## job 101
// ConvEngine
module ConvEngine (
    input         clk,
    input         rst,
    input  [31:0] DMAport,        
    input         acc_enable,     
    input         acc_clear,      
    output [31:0] result          
);
For scale: about 4100 cells after synthesis, roughly 180 flip-flops, ~68 I/O pins.
clock: 11.6 ns
lec_check: 0
abc_area: 1
cap_margin: 20
cell_pad_in_sites_detail_placement: 0
cell_pad_in_sites_global_placement: 1
core_aspect_ratio: 1.03
core_margin: 5
core_utilization: 21
cts_cluster_size: 11
gpl_routability_driven: 0
gpl_timing_driven: 1
hold_slack_margin: 0.03
max_routing_layer: met4
min_routing_layer: met1
place_density: 0.78
setup_slack_margin: 0.42
slew_margin: 20
run.sh (not shown) runs the stock make flow with config.mk's settings and CLKGATE_MAP_FILE=.
The final layout from job 101, which completed every stage, passed the timing, DRC and antenna checks at the end of the flow.
For job 102, these inputs were changed with respect to job 101:
Settings: a deleted HOLD_SLACK_MARGIN that had been 0.03; a deleted MIN_ROUTING_LAYER that had been met1; a deleted GPL_ROUTABILITY_DRIVEN that had been 0; a change of CTS_CLUSTER_SIZE from 11 to 38; a deleted CORE_ASPECT_RATIO that had been 1.03; a deleted CELL_PAD_IN_SITES_GLOBAL_PLACEMENT that had been 1; a deleted ABC_AREA that had been 1; a deleted PLACE_DENSITY that had been 0.78; a deleted GPL_TIMING_DRIVEN that had been 1; a deleted CELL_PAD_IN_SITES_DETAIL_PLACEMENT that had been 0; a change of CORE_MARGIN from 5 to 2; a deleted SETUP_SLACK_MARGIN that had been 0.42; a change of CORE_UTILIZATION from 21 to 72; a change of the clock period (ns, I/O delays scaled along) from 11.6 to 6.42.
### Flow results
Finished, but not clean: job 102, with setup timing.
Job 102: wire length is 6.2% higher than what job 101 reported.
Going from job 101 to job 102, final area grew by a few percent.
Summary of job 102 over job 101: worst setup slack now sits lower, total cell area reported by yosys after synthesis fell 2.5%.
Run comparison: job 101 critical path's slowest cell fa_1; job 102 critical path's slowest cell fa_2
The estimated wirelength of the detail-placed design of job 102 was superior to that of job 101.
Summary: with job 101 as the reference, width of the chip in job 102 moved down by more than a quarter.
Here is what was changed in the inputs of job 103 compared with job 102.
Settings: CTS_CLUSTER_SIZE: 38 -> unset; MAX_ROUTING_LAYER: met4 -> unset; CORE_UTILIZATION: 72 -> 40; the clock period (ns, I/O delays scaled along): 6.42 -> 9.49.
## What came out
On area share of fa/ha/maj cells after synthesis, job 103 tracks job 102 almost exactly. Re total wirelength of the detailed-routed design: job 102 was higher than job 103. Job 103 ended up with a lower area added between synthesis and finish than job 102 did. Summary of job 103 over job 102: number of vias after detailed routing fell 3489. Job 103 vs job 102 — number of standard cells in the layout, taps in and fillers out climbed by a few percent. Post-route cell area, job 103 and job 102: lower on job 103. met3 routing resource usage after global routing for job 103: 9.1 points down relative to job 102. Required time at the endpoint of the critical path: higher on job 103. Going from job 102 to job 103, cell count of the worst reg-to-reg path shrinks by 7.1%. Global-route usage over all layers: job 103 < job 102. Job 103 reached the final stage; the timing, DRC and antenna checks on its layout passed.

---

== v6 ==
Starting RTL as in the previous note.
Settings: LEC_CHECK=0, ABC_AREA=1, CAP_MARGIN=20, CORE_ASPECT_RATIO=1.44, CORE_MARGIN=2, CORE_UTILIZATION=72, CTS_CLUSTER_DIAMETER=365, CTS_CLUSTER_SIZE=10, SLEW_MARGIN=20, TNS_END_PERCENT=10; clock period 5.51 ns.
Although it ran to completion, v6 produced a layout that fails the final checks because of negative setup slack.
Relative to v6, the following input files were edited for v7:
# v6
export LEC_CHECK = 0
export ABC_AREA = 1
export CAP_MARGIN = 20
export CORE_ASPECT_RATIO = 1.44
export CORE_MARGIN = 2
export CORE_UTILIZATION = 72
export CTS_CLUSTER_DIAMETER = 365
export CTS_CLUSTER_SIZE = 10
export SLEW_MARGIN = 20
export TNS_END_PERCENT = 10
create_clock -name core_clock -period 5.51 [get_ports {clk}]
# v7
export LEC_CHECK = 0
export CAP_MARGIN = 20
export CORE_MARGIN = 2
export CORE_UTILIZATION = 40
export SLEW_MARGIN = 20
create_clock -name core_clock -period 16.0 [get_ports {clk}]
[summary]
v7 reached the end of the flow, and the finished layout is clean on the timing, DRC and antenna checks.
Re post-detailed-route count of antenna-violating nets: no difference whatsoever between v7 and v6.
In v7, the combined global-route utilization of all metal layers came out 27 points below the value in v6.
On sum of routed wire segments on met1: between v7 and v6, it ends up lower for v6.
Min number of distinct standard cells referenced by the synthesized netlist across v7 and v6: v6
Diff v6 -> v7: per-cell via count in the routed design lower; standard cell core area higher.
The higher worst setup slack came out of v7.
Cmp v7 vs v6: number of non-clock buffers lower in v7
NOTE number of cell instances after yosys synthesis v6->v7 decreased by more than 10%

---

The RTL this note starts from:
==> flow/design.v <==
module MUX(input [31:0] DMAport, output reg [24:0] out0, out1, out2, out3, out4, out5);
	always @ (*) begin
		out0 = 25'b0;
		out1 = 25'b0;
		out2 = 25'b0;
		out3 = 25'b0;
		out4 = 25'b0;
		out5 = 25'b0;
		case(DMAport[2:0])
			3'b000: out0 = DMAport[31:7];
			3'b001: out1 = DMAport[31:7];
			3'b010: out2 = DMAport[31:7];
			3'b011: out3 = DMAport[31:7];
			3'b100: out4 = DMAport[31:7];
			3'b101: out5 = DMAport[31:7];
			default:;
		endcase
	end
endmodule
module Register(input clk, input rst, input enable, input [23:0] datain, output reg [23:0] dataout);
	always @ (posedge clk or posedge rst) begin
		if (rst)
			dataout <= 24'b0;
		else if(enable)
			dataout <= datain;
	end
endmodule
module Wallace_BaughWooley (
    input  signed [7:0] a,
    input  signed [7:0] b,
    output signed [15:0] prod
);
    assign prod = a * b;
endmodule
module ConvEngine (
    input         clk,
    input         rst,
    input  [31:0] DMAport,        
    input         acc_enable,     
    input         acc_clear,      
    output [31:0] result          
);
    wire [24:0] mux_out0, mux_out1, mux_out2, mux_out3, mux_out4, mux_out5;
    MUX demux (
        .DMAport(DMAport),
        .out0(mux_out0),
        .out1(mux_out1),
        .out2(mux_out2),
        .out3(mux_out3),
        .out4(mux_out4),
        .out5(mux_out5)
    );
    wire [23:0] reg_data [5:0];
    Register reg0 (
        .clk(clk),
        .rst(rst),
        .enable(mux_out0[0]),
        .datain(mux_out0[24:1]),
        .dataout(reg_data[0])
    );
    Register reg1 (
        .clk(clk),
        .rst(rst),
        .enable(mux_out1[0]),
        .datain(mux_out1[24:1]),
        .dataout(reg_data[1])
    );
    Register reg2 (
        .clk(clk),
        .rst(rst),
        .enable(mux_out2[0]),
        .datain(mux_out2[24:1]),
        .dataout(reg_data[2])
    );
    Register reg3 (
        .clk(clk),
        .rst(rst),
        .enable(mux_out3[0]),
        .datain(mux_out3[24:1]),
        .dataout(reg_data[3])
    );
    Register reg4 (
        .clk(clk),
        .rst(rst),
        .enable(mux_out4[0]),
        .datain(mux_out4[24:1]),
        .dataout(reg_data[4])
    );
    Register reg5 (
        .clk(clk),
        .rst(rst),
        .enable(mux_out5[0]),
        .datain(mux_out5[24:1]),
        .dataout(reg_data[5])
    );
    wire signed [7:0] pixel [8:0];
    wire signed [7:0] kernel [8:0];
    assign pixel[0] = reg_data[0][23:16];
    assign pixel[1] = reg_data[0][15:8];
    assign pixel[2] = reg_data[0][7:0];
    assign pixel[3] = reg_data[1][23:16];
    assign pixel[4] = reg_data[1][15:8];
    assign pixel[5] = reg_data[1][7:0];
    assign pixel[6] = reg_data[2][23:16];
    assign pixel[7] = reg_data[2][15:8];
    assign pixel[8] = reg_data[2][7:0];
    assign kernel[0] = reg_data[3][23:16];
    assign kernel[1] = reg_data[3][15:8];
    assign kernel[2] = reg_data[3][7:0];
    assign kernel[3] = reg_data[4][23:16];
    assign kernel[4] = reg_data[4][15:8];
    assign kernel[5] = reg_data[4][7:0];
    assign kernel[6] = reg_data[5][23:16];
    assign kernel[7] = reg_data[5][15:8];
    assign kernel[8] = reg_data[5][7:0];
    wire signed [15:0] prod [8:0];
    Wallace_BaughWooley mult0 (.a(pixel[0]), .b(kernel[0]), .prod(prod[0]));
    Wallace_BaughWooley mult1 (.a(pixel[1]), .b(kernel[1]), .prod(prod[1]));
    Wallace_BaughWooley mult2 (.a(pixel[2]), .b(kernel[2]), .prod(prod[2]));
    Wallace_BaughWooley mult3 (.a(pixel[3]), .b(kernel[3]), .prod(prod[3]));
    Wallace_BaughWooley mult4 (.a(pixel[4]), .b(kernel[4]), .prod(prod[4]));
    Wallace_BaughWooley mult5 (.a(pixel[5]), .b(kernel[5]), .prod(prod[5]));
    Wallace_BaughWooley mult6 (.a(pixel[6]), .b(kernel[6]), .prod(prod[6]));
    Wallace_BaughWooley mult7 (.a(pixel[7]), .b(kernel[7]), .prod(prod[7]));
    Wallace_BaughWooley mult8 (.a(pixel[8]), .b(kernel[8]), .prod(prod[8]));
    wire signed [31:0] prod_ext [8:0];
    assign prod_ext[0] = {{16{prod[0][15]}}, prod[0]};
    assign prod_ext[1] = {{16{prod[1][15]}}, prod[1]};
    assign prod_ext[2] = {{16{prod[2][15]}}, prod[2]};
    assign prod_ext[3] = {{16{prod[3][15]}}, prod[3]};
    assign prod_ext[4] = {{16{prod[4][15]}}, prod[4]};
    assign prod_ext[5] = {{16{prod[5][15]}}, prod[5]};
    assign prod_ext[6] = {{16{prod[6][15]}}, prod[6]};
    assign prod_ext[7] = {{16{prod[7][15]}}, prod[7]};
    assign prod_ext[8] = {{16{prod[8][15]}}, prod[8]};
    wire signed [31:0] sum_products;
    assign sum_products = prod_ext[0] + prod_ext[1] + prod_ext[2] +
                          prod_ext[3] + prod_ext[4] + prod_ext[5] +
                          prod_ext[6] + prod_ext[7] + prod_ext[8];
    reg signed [31:0] accumulator;
    always @(posedge clk or posedge rst) begin
        if (rst) begin
            accumulator <= 32'b0;
        end else if (acc_clear) begin
            accumulator <= 32'b0;
        end else if (acc_enable) begin
            accumulator <= accumulator + sum_products;
        end
    end
    assign result = accumulator;
endmodule
==> flow/config.mk <==
export PLATFORM = sky130hd
export DESIGN_NAME = ConvEngine
export DESIGN_NICKNAME = ConvEngine
export VERILOG_FILES = /design/flow/design.v
export SDC_FILE = /design/flow/constraint.sdc
export NUM_CORES = 4
export LEC_CHECK = 0
export ABC_AREA = 1
export CAP_MARGIN = 20
export CELL_PAD_IN_SITES_DETAIL_PLACEMENT = 0
export CORE_ASPECT_RATIO = 0.71
export CORE_MARGIN = 2
export CORE_UTILIZATION = 72
export CTS_CLUSTER_DIAMETER = 231
export CTS_CLUSTER_SIZE = 56
export GPL_ROUTABILITY_DRIVEN = 0
export GPL_TIMING_DRIVEN = 1
export MAX_ROUTING_LAYER = met5
export PLACE_DENSITY_LB_ADDON = 0.04
export SLEW_MARGIN = 40
==> flow/constraint.sdc <==
create_clock -name core_clock -period 7.05 [get_ports {clk}]
set_input_delay 1.4100 -clock core_clock [delete_from_list [all_inputs] [get_ports {clk}]]
set_output_delay 1.4100 -clock core_clock [all_outputs]
set_load 0.01 [all_outputs]
The baseline finished but fails on setup timing.
==> next run, changes <==
==> flow/config.mk (replaced) <==
export PLATFORM = sky130hd
export DESIGN_NAME = ConvEngine
export DESIGN_NICKNAME = ConvEngine
export VERILOG_FILES = /design/flow/design.v
export SDC_FILE = /design/flow/constraint.sdc
export NUM_CORES = 4
export LEC_CHECK = 0
export ABC_AREA = 1
export CAP_MARGIN = 20
export CORE_MARGIN = 2
export CORE_UTILIZATION = 62
export SLEW_MARGIN = 20
==> flow/constraint.sdc (replaced) <==
create_clock -name core_clock -period 10.9 [get_ports {clk}]
set_input_delay 2.1800 -clock core_clock [delete_from_list [all_inputs] [get_ports {clk}]]
set_output_delay 2.1800 -clock core_clock [all_outputs]
set_load 0.01 [all_outputs]
This time the run went through all stages and came out clean.
Global-route usage falls by 11 points.
Worst setup slack improves by 3000 ps.
Register-to-register slack gains 3000 ps.
==> next run, changes <==
--- a/flow/config.mk
+++ b/flow/config.mk
@@ -9,0 +10 @@
+export CORE_ASPECT_RATIO = 0.7
@@ -11 +12,5 @@
-export CORE_UTILIZATION = 62
+export CORE_UTILIZATION = 72
+export CTS_CLUSTER_DIAMETER = 233
+export CTS_CLUSTER_SIZE = 100
+export PLACE_DENSITY = 0.43
+export SETUP_SLACK_MARGIN = 1.36
Sequential share of layout area is about the same.
Via count came out higher by a few percent.
Clock skew stays flat.
Flip-flop count is unchanged.
Cell count came out lower by a few percent.
Clock-buffer cell count does not change.
==> next run, changes <==
==> flow/config.mk (replaced) <==
export PLATFORM = sky130hd
export DESIGN_NAME = ConvEngine
export DESIGN_NICKNAME = ConvEngine
export VERILOG_FILES = /design/flow/design.v
export SDC_FILE = /design/flow/constraint.sdc
export NUM_CORES = 4
export LEC_CHECK = 0
export CAP_MARGIN = 20
export CORE_MARGIN = 2
export CORE_UTILIZATION = 32
export SLEW_MARGIN = 20
==> flow/constraint.sdc (replaced) <==
create_clock -name core_clock -period 9.49 [get_ports {clk}]
set_input_delay 1.8980 -clock core_clock [delete_from_list [all_inputs] [get_ports {clk}]]
set_output_delay 1.8980 -clock core_clock [all_outputs]
set_load 0.01 [all_outputs]
Effect: The changed run went through all stages and came out clean; flip-flop count stays the same; cell count is higher by about 4%; synthesized cell count is lower by 19%; fmax stays flat; setup slack degrades by 1400 ps; wire length is lower by 3.6%; non-clock buffer count is higher by 45.
